## EQ_Engine
module EQ_Engine(clk, rst_n, lft_lp_out, rght_lp_out, lft_b1_out, rght_b1_out, lft_b2_out, rght_b2_out, lft_b3_out, rght_b3_out, lft_hp_out, rght_hp_out, aud_out_lft, aud_out_rght, POT_LP, POT_B1, POT_B2, POT_B3, POT_HP, VOL_POT);
Size in the first run: roughly 12000 cells after synthesis, ~250 flip-flops, about 270 I/O pins.
Settings: LEC_CHECK=0, CAP_MARGIN=20, CORE_MARGIN=2, CORE_UTILIZATION=72, CTS_CLUSTER_SIZE=49, PLACE_DENSITY_LB_ADDON=0.0, SETUP_SLACK_MARGIN=1.84, SLEW_MARGIN=20; clock period 6.47 ns.
run.sh (not shown) runs the stock make flow with config.mk's settings and CLKGATE_MAP_FILE=.
The baseline reached the layout checks and failed them: setup timing.
Then changed:
CORE_UTILIZATION = 51   (was 72)
CTS_CLUSTER_SIZE = unset   (was 49)
PLACE_DENSITY = 0.6   (was unset)
PLACE_DENSITY_LB_ADDON = unset   (was 0.0)
SETUP_SLACK_MARGIN = unset   (was 1.84)
clock period = 11.7 ns   (was 6.47 ns; I/O delays follow)
This time the run ran to the end with no violations.
Worst setup slack gets better by 2100 ps.
Via count goes down by about a fifth.
Cell area shrinks by roughly a tenth.
Count of clock-buffer cells in the layout is higher by 9.
Wire length decreases by about a fifth.
Then changed:
CELL_PAD_IN_SITES_DETAIL_PLACEMENT = 1   (was unset)
CELL_PAD_IN_SITES_GLOBAL_PLACEMENT = 1   (was unset)
CORE_ASPECT_RATIO = 0.99   (was unset)
CORE_UTILIZATION = 45   (was 51)
CTS_CLUSTER_DIAMETER = 179   (was unset)
CTS_CLUSTER_SIZE = 26   (was unset)
GPL_TIMING_DRIVEN = 0   (was unset)
MIN_ROUTING_LAYER = met2   (was unset)
SLEW_MARGIN = 30   (was 20)
clock period = 14.9 ns   (was 11.7 ns; I/O delays follow)
After rerunning:
- count of clock-buffer cells in the layout drops by 28
- critical path depth grows by 1
- synthesized cell count does not change
- die size climbs by roughly a tenth
- cell area climbs slightly
- hold slack is worse by 38 ps
- clock skew falls by 5.4 ps

========
job 1857:
EQ_Engine again, from the RTL that the note above started with.
Design EQ_Engine, start of the top module:
module EQ_Engine(clk, rst_n, lft_lp_out, rght_lp_out, lft_b1_out, rght_b1_out, lft_b2_out, rght_b2_out, lft_b3_out, rght_b3_out, lft_hp_out, rght_hp_out, aud_out_lft, aud_out_rght, POT_LP, POT_B1, POT_B2, POT_B3, POT_HP, VOL_POT);
input clk, rst_n;
input [11:0] POT_LP, POT_B1, POT_B2, POT_B3, POT_HP, VOL_POT;
input signed [15:0] lft_lp_out, rght_lp_out, lft_b1_out, rght_b1_out, lft_b2_out, rght_b2_out, lft_b3_out, rght_b3_out, lft_hp_out, rght_hp_out;
output [15:0] aud_out_lft, aud_out_rght;
logic signed [15:0] scaled_lp_lft, scaled_b1_lft, scaled_b2_lft, scaled_b3_lft, scaled_hp_lft, scaled_lp_rght, scaled_b1_rght, scaled_b2_rght, scaled_b3_rght, scaled_hp_rght;
logic signed [15:0] scaled_lp_lft_ff, scaled_b1_lft_ff, scaled_b2_lft_ff, scaled_b3_lft_ff, scaled_hp_lft_ff, scaled_lp_rght_ff, scaled_b1_rght_ff, scaled_b2_rght_ff, scaled_b3_rght_ff, scaled_hp_rght_ff;
logic signed [15:0] band_scale_sum_lft_ff, band_scale_sum_rght_ff, band_scale_sum_rght, band_scale_sum_lft;
logic signed [28:0] aud_out_mult_lft, aud_out_mult_rght;
  ...
clock: 6.83 ns
lec_check: 0
cap_margin: 20
cell_pad_in_sites_detail_placement: 2
cell_pad_in_sites_global_placement: 3
core_margin: 10
core_utilization: 54
cts_cluster_diameter: 73
cts_cluster_size: 72
gpl_routability_driven: 1
gpl_timing_driven: 1
hold_slack_margin: 0.23
min_routing_layer: met2
place_density_lb_addon: 0.02
slew_margin: 20
tns_end_percent: 30
Job 1857 | ERROR | global placement without I/O (3_1_place_gp_skip_io)
### job 1857 -> job 4609
Settings: removing CELL_PAD_IN_SITES_GLOBAL_PLACEMENT (formerly 3); removing TNS_END_PERCENT (formerly 30); changing CTS_CLUSTER_SIZE from 72 to 21; removing GPL_ROUTABILITY_DRIVEN (formerly 1); changing CAP_MARGIN from 20 to 10; changing CORE_MARGIN from 10 to 2; changing CORE_UTILIZATION from 54 to 72; removing PLACE_DENSITY_LB_ADDON (formerly 0.02); removing GPL_TIMING_DRIVEN (formerly 1); setting SETUP_SLACK_MARGIN to 0.86 for the first time; removing MIN_ROUTING_LAYER (formerly met2); removing CELL_PAD_IN_SITES_DETAIL_PLACEMENT (formerly 2); removing CTS_CLUSTER_DIAMETER (formerly 73); changing HOLD_SLACK_MARGIN from 0.23 to 0.29; changing the clock period (ns, I/O delays scaled along) from 6.83 to 6.47.
[summary]
The log for job 1857 ends in global placement without I/O (3_1_place_gp_skip_io) with error FLW-0024, so the run never completed. In job 4609 the implementation ran to completion but is not tape-out ready, as the final checks report negative setup slack. Relative to job 1857, the cell row count of job 4609 is lower by 22. Between job 1857 and job 4609, starting density of the core is higher for job 4609, job 1857 comes in under that. In the floorplan summary, job 4609 is listed with a die area less than that of job 1857.
What job 2792 does differently from job 4609 at the input level:
Settings: clearing CTS_CLUSTER_SIZE, which used to be 21; swapping 10 for 20 in CAP_MARGIN; putting CTS_CLUSTER_DIAMETER at 74 where nothing was set; putting GPL_TIMING_DRIVEN at 1 where nothing was set; putting TNS_END_PERCENT at 45 where nothing was set; putting PLACE_DENSITY at 0.36 where nothing was set; putting MAX_ROUTING_LAYER at met4 where nothing was set; putting GPL_ROUTABILITY_DRIVEN at 1 where nothing was set; clearing HOLD_SLACK_MARGIN, which used to be 0.29; swapping 0.86 for 0.69 in SETUP_SLACK_MARGIN; putting MIN_ROUTING_LAYER at met1 where nothing was set; putting CELL_PAD_IN_SITES_GLOBAL_PLACEMENT at 0 where nothing was set; swapping 6.47 for 6.66 in the clock period (ns, I/O delays scaled along).
==> results <==
- Final design area excluding fillers (higher): job 4609
- In the flow results for job 2792 and job 4609, the area of the multi-input gates is smaller on job 2792.
- Final RePlAce weighted congestion: job 2792 vs job 4609 down 0.017
- Although it ran to completion, job 2792 produced a layout that fails the final checks because of negative setup slack.

========
The RTL this note starts from:
==> flow/design.v <==
module band_scale(POT, audio, scaled, rst_n, clk);
input rst_n, clk;
input [11:0]POT;
input signed [15:0]audio;
output [15:0]scaled;
logic [23:0]potSq;
logic signed [12:0]signedPot; 
logic signed [28:0]FIRscaled; 
logic flagPos, flagNeg, upperZero, upperOnes;
logic [23:0] potSq_q1;
assign potSq = POT*POT;
always_ff @(posedge clk, negedge rst_n) begin
  if (!rst_n)
    potSq_q1 <= '0;
  else
    potSq_q1 <= potSq;
end
assign signedPot = {1'b0, potSq_q1[23:12]};
assign FIRscaled = signedPot * audio;
assign upperZero = !(FIRscaled[27] && FIRscaled[26] && FIRscaled[25]);
assign upperOnes = FIRscaled[27] || FIRscaled[26] || FIRscaled[25];
assign flagNeg = (FIRscaled[28] && upperZero);
assign flagPos = (!FIRscaled[28] && upperOnes);
assign scaled = flagNeg ? 16'h8000 :
		flagPos ? 16'h7FFF : 
		FIRscaled[25:10];
endmodule
module EQ_Engine(clk, rst_n, lft_lp_out, rght_lp_out, lft_b1_out, rght_b1_out, lft_b2_out, rght_b2_out, lft_b3_out, rght_b3_out, lft_hp_out, rght_hp_out, aud_out_lft, aud_out_rght, POT_LP, POT_B1, POT_B2, POT_B3, POT_HP, VOL_POT);
input clk, rst_n;
input [11:0] POT_LP, POT_B1, POT_B2, POT_B3, POT_HP, VOL_POT;
input signed [15:0] lft_lp_out, rght_lp_out, lft_b1_out, rght_b1_out, lft_b2_out, rght_b2_out, lft_b3_out, rght_b3_out, lft_hp_out, rght_hp_out;
output [15:0] aud_out_lft, aud_out_rght;
logic signed [15:0] scaled_lp_lft, scaled_b1_lft, scaled_b2_lft, scaled_b3_lft, scaled_hp_lft, scaled_lp_rght, scaled_b1_rght, scaled_b2_rght, scaled_b3_rght, scaled_hp_rght;
logic signed [15:0] scaled_lp_lft_ff, scaled_b1_lft_ff, scaled_b2_lft_ff, scaled_b3_lft_ff, scaled_hp_lft_ff, scaled_lp_rght_ff, scaled_b1_rght_ff, scaled_b2_rght_ff, scaled_b3_rght_ff, scaled_hp_rght_ff;
logic signed [15:0] band_scale_sum_lft_ff, band_scale_sum_rght_ff, band_scale_sum_rght, band_scale_sum_lft;
logic signed [28:0] aud_out_mult_lft, aud_out_mult_rght;
band_scale bsleftlp(.POT(POT_LP), .audio(lft_lp_out), .scaled(scaled_lp_lft_ff), .clk(clk), .rst_n(rst_n));
band_scale bsleftb1(.POT(POT_B1), .audio(lft_b1_out), .scaled(scaled_b1_lft_ff), .clk(clk), .rst_n(rst_n));
band_scale bsleftb2(.POT(POT_B2), .audio(lft_b2_out), .scaled(scaled_b2_lft_ff), .clk(clk), .rst_n(rst_n));
band_scale bsleftb3(.POT(POT_B3), .audio(lft_b3_out), .scaled(scaled_b3_lft_ff), .clk(clk), .rst_n(rst_n));
band_scale bslefthp(.POT(POT_HP), .audio(lft_hp_out), .scaled(scaled_hp_lft_ff), .clk(clk), .rst_n(rst_n));
assign band_scale_sum_lft_ff = (scaled_lp_lft + scaled_b1_lft + scaled_b2_lft + scaled_b3_lft + scaled_hp_lft);
assign aud_out_mult_lft = (band_scale_sum_lft * $signed({1'b0, VOL_POT}));
assign aud_out_lft = aud_out_mult_lft [27:12];
band_scale bsrightlp(.POT(POT_LP), .audio(rght_lp_out), .scaled(scaled_lp_rght_ff), .clk(clk), .rst_n(rst_n));
band_scale bsrightb1(.POT(POT_B1), .audio(rght_b1_out), .scaled(scaled_b1_rght_ff), .clk(clk), .rst_n(rst_n));
band_scale bsrightb2(.POT(POT_B2), .audio(rght_b2_out), .scaled(scaled_b2_rght_ff), .clk(clk), .rst_n(rst_n));
band_scale bsrightb3(.POT(POT_B3), .audio(rght_b3_out), .scaled(scaled_b3_rght_ff), .clk(clk), .rst_n(rst_n));
band_scale bsrighthp(.POT(POT_HP), .audio(rght_hp_out), .scaled(scaled_hp_rght_ff), .clk(clk), .rst_n(rst_n));
assign band_scale_sum_rght_ff = (scaled_lp_rght + scaled_b1_rght + scaled_b2_rght + scaled_b3_rght + scaled_hp_rght);
assign aud_out_mult_rght = (band_scale_sum_rght * $signed({1'b0, VOL_POT}));
assign aud_out_rght = aud_out_mult_rght [27:12];
always_ff @(posedge clk, negedge rst_n) begin
  if (!rst_n) begin
    scaled_lp_lft <= '0;
    scaled_b1_lft <= '0;
    scaled_b2_lft <= '0;
    scaled_b3_lft <= '0;
    scaled_hp_lft <= '0;
    scaled_lp_rght <= '0;
    scaled_b1_rght <= '0;
    scaled_b2_rght <= '0;
    scaled_b3_rght <= '0;
    scaled_hp_rght <= '0;
  end
  else begin
    scaled_lp_lft <= scaled_lp_lft_ff;
    scaled_b1_lft <= scaled_b1_lft_ff;
    scaled_b2_lft <= scaled_b2_lft_ff;
    scaled_b3_lft <= scaled_b3_lft_ff;
    scaled_hp_lft <= scaled_hp_lft_ff;
    scaled_lp_rght <= scaled_lp_rght_ff;
    scaled_b1_rght <= scaled_b1_rght_ff;
    scaled_b2_rght <= scaled_b2_rght_ff;
    scaled_b3_rght <= scaled_b3_rght_ff;
    scaled_hp_rght <= scaled_hp_rght_ff;
  end
end
always_ff @(posedge clk, negedge rst_n) begin
  if (!rst_n) begin
    band_scale_sum_lft <= '0;
    band_scale_sum_rght <= '0;
  end
  else begin
    band_scale_sum_lft <= band_scale_sum_lft_ff;
    band_scale_sum_rght <= band_scale_sum_rght_ff;
  end
end
endmodule
Settings: LEC_CHECK=0, CAP_MARGIN=15, CELL_PAD_IN_SITES_GLOBAL_PLACEMENT=0, CORE_ASPECT_RATIO=0.7, CORE_MARGIN=2, CORE_UTILIZATION=72, CTS_CLUSTER_DIAMETER=376, GPL_ROUTABILITY_DRIVEN=1, GPL_TIMING_DRIVEN=1, HOLD_SLACK_MARGIN=-0.08, MAX_ROUTING_LAYER=met4, MIN_ROUTING_LAYER=met1, SETUP_SLACK_MARGIN=0.69, SLEW_MARGIN=20, TNS_END_PERCENT=45; clock period 6.47 ns.
The first run completed and failed the layout checks on setup timing.
Edit:
==> flow/config.mk (replaced) <==
export PLATFORM = sky130hd
export DESIGN_NAME = EQ_Engine
export DESIGN_NICKNAME = EQ_Engine
export VERILOG_FILES = /design/flow/design.v
export SDC_FILE = /design/flow/constraint.sdc
export NUM_CORES = 4
export LEC_CHECK = 0
export CAP_MARGIN = 5
export CORE_MARGIN = 2
export CORE_UTILIZATION = 68
export CTS_CLUSTER_DIAMETER = 31
export CTS_CLUSTER_SIZE = 24
export PLACE_DENSITY = 0.6
export SLEW_MARGIN = 20
==> flow/constraint.sdc (replaced) <==
create_clock -name core_clock -period 6.68 [get_ports {clk}]
set_input_delay 1.3360 -clock core_clock [delete_from_list [all_inputs] [get_ports {clk}]]
set_output_delay 1.3360 -clock core_clock [all_outputs]
set_load 0.01 [all_outputs]
Outcome:
- The new run reached the layout checks and failed them: setup timing
- via count decreases by a few percent
- register-to-register slack gets better by 230 ps
- final cell count increases slightly
- clock skew decreases by 22 ps
- core utilization decreases by 4.4 points
- cell area stays flat
- routed wire length decreases by a little under a tenth
Edit:
==> flow/config.mk (replaced) <==
export PLATFORM = sky130hd
export DESIGN_NAME = EQ_Engine
export DESIGN_NICKNAME = EQ_Engine
export VERILOG_FILES = /design/flow/design.v
export SDC_FILE = /design/flow/constraint.sdc
export NUM_CORES = 4
export LEC_CHECK = 0
export CAP_MARGIN = 10
export CORE_MARGIN = 2
export CORE_UTILIZATION = 72
export SETUP_SLACK_MARGIN = 0.86
export SLEW_MARGIN = 20
==> flow/constraint.sdc (replaced) <==
create_clock -name core_clock -period 6.47 [get_ports {clk}]
set_input_delay 1.2940 -clock core_clock [delete_from_list [all_inputs] [get_ports {clk}]]
set_output_delay 1.2940 -clock core_clock [all_outputs]
set_load 0.01 [all_outputs]
The changed run ran to the end with violations: setup timing.
Design area came out higher by 1.2%.
Die size came out lower by 5.5%.
Clock skew came out higher by 24 ps.
Routed wire length came out higher by 9.7%.
Edit:
--- a/flow/config.mk
+++ b/flow/config.mk
@@ -7,6 +7,6 @@
 export LEC_CHECK = 0
-export CAP_MARGIN = 10
+export CAP_MARGIN = 20
 export CORE_MARGIN = 2
-export CORE_UTILIZATION = 72
-export SETUP_SLACK_MARGIN = 0.86
+export CORE_UTILIZATION = 45
+export PLACE_DENSITY = 0.6
 export SLEW_MARGIN = 20
==> flow/constraint.sdc (replaced) <==
create_clock -name core_clock -period 11.7 [get_ports {clk}]
set_input_delay 2.3400 -clock core_clock [delete_from_list [all_inputs] [get_ports {clk}]]
set_output_delay 2.3400 -clock core_clock [all_outputs]
set_load 0.01 [all_outputs]
What happened: With this change the flow finished clean. Global-route usage goes down by 18 points. Sequential cell count stays the same. Area after synthesis stays the same. Worst setup slack is better by 2100 ps. Sequential share of layout area goes up by 0.69 points. Die area goes up by well over a third. First-iteration DRC count goes down by well over a third.
